== JK ==
// LASER
module LASER (
    input CLK,
    input RST,
    input [3:0] X,
    input [3:0] Y,
    output reg [3:0] C1X,
    output reg [3:0] C1Y,
    output reg [3:0] C2X,
    output reg [3:0] C2Y,
    output reg DONE
);
clock: 4.53 ns
lec_check: 0
abc_area: 1
cap_margin: 20
cell_pad_in_sites_detail_placement: 2
cell_pad_in_sites_global_placement: 2
core_margin: 2
core_utilization: 20
cts_cluster_diameter: 184
min_routing_layer: met1
place_density_lb_addon: 0.13
setup_slack_margin: -0.14
slew_margin: 10
run.sh (not shown) runs the stock make flow with config.mk's settings and CLKGATE_MAP_FILE=.
STATUS run=JK STAGES=ALL_DONE FINAL_CHECKS=FAILED CAUSE=setup timing
Input changes introduced in PW (baseline for comparison: JK):
==> flow/config.mk <==
export PLATFORM = sky130hd
export DESIGN_NAME = LASER
export DESIGN_NICKNAME = LASER
export VERILOG_FILES = /design/flow/design.v
export SDC_FILE = /design/flow/constraint.sdc
export NUM_CORES = 4
export LEC_CHECK = 0
export ABC_AREA = 1
export CAP_MARGIN = 20
export CORE_MARGIN = 2
export CORE_UTILIZATION = 71
export SETUP_SLACK_MARGIN = 1.33
export SLEW_MARGIN = 20
==> flow/constraint.sdc <==
create_clock -name core_clock -period 5.67 [get_ports {CLK}]
set_input_delay 1.1340 -clock core_clock [delete_from_list [all_inputs] [get_ports {CLK}]]
set_output_delay 1.1340 -clock core_clock [all_outputs]
set_load 0.01 [all_outputs]
In PW the implementation completed, yet the final layout does not meet the checks, the culprit being setup timing. JK reports its critical path startpoint as mark_data[2] while PW reports mark_data[3]. Summary of PW over JK: worst path buffer plus inverter count barely changed; floorplan die area dropped 0.083 mm2. PW vs JK on final critical delay including setup and external delays: PW is the higher one.


LASER again, from the RTL that the note above started with.
Settings: LEC_CHECK=0, ABC_AREA=1, CAP_MARGIN=20, CELL_PAD_IN_SITES_GLOBAL_PLACEMENT=2, CORE_MARGIN=2, CORE_UTILIZATION=20, CTS_CLUSTER_DIAMETER=184, MIN_ROUTING_LAYER=met1, PLACE_DENSITY_LB_ADDON=0.08, SETUP_SLACK_MARGIN=-0.14, SLEW_MARGIN=10; clock period 4.53 ns.
The baseline completed and failed the layout checks on negative setup slack.
Then changed:
CELL_PAD_IN_SITES_GLOBAL_PLACEMENT = unset   (was 2)
CORE_UTILIZATION = 68   (was 20)
CTS_CLUSTER_DIAMETER = unset   (was 184)
CTS_CLUSTER_SIZE = 98   (was unset)
MIN_ROUTING_LAYER = unset   (was met1)
PLACE_DENSITY_LB_ADDON = unset   (was 0.08)
SETUP_SLACK_MARGIN = unset   (was -0.14)
SLEW_MARGIN = 20   (was 10)
clock period = 7.38 ns   (was 4.53 ns; I/O delays follow)
Effect:
- With this change the flow went through all stages and came out clean
- final area fell by about a fifth
- fmax fell by about a fifth
- wire length fell by a quarter to a third
- die area fell by well over a third
- non-clock buffer count fell by 465
- register-to-register slack gains 1.7 ns
- clock-buffer cell count fell by 26
- first-iteration DRC count rose by well over a third
Then changed:
ABC_AREA = unset   (was 1)
CORE_UTILIZATION = 29   (was 68)
CTS_CLUSTER_SIZE = unset   (was 98)
clock period = 6.47 ns   (was 7.38 ns; I/O delays follow)
After rerunning: Clock skew hardly moves. First-iteration DRC count is lower by 7.4%. Worst setup slack got worse by 0.24 ns. Power is higher by 14%. Routed wire length is higher by about 5%. Critical path depth goes down by 4. Cell area came out higher by 5.2%. Die area grows by 120%.
Then changed:
CORE_UTILIZATION = 66   (was 29)
CTS_CLUSTER_DIAMETER = 277   (was unset)
GPL_TIMING_DRIVEN = 1   (was unset)
MIN_ROUTING_LAYER = met1   (was unset)
clock period = 5.11 ns   (was 6.47 ns; I/O delays follow)
Now the flow finished but fails on negative setup slack.
Setup slack gets worse by 1.4 ns.
Final cell count goes down by roughly a tenth.
Routed wire length goes up by about a fifth.
Synthesized area is unchanged.
Design area goes up by a little under a tenth.
Utilization goes up by 51 points.
Die size goes down by well over a third.
Total power goes up by a quarter to a third.
Fmax goes down slightly.
Register-to-register slack gets worse by 1.4 ns.
Sequential share of layout area goes down by 3.1 points.
Power is estimated from default activity; no workload was simulated.
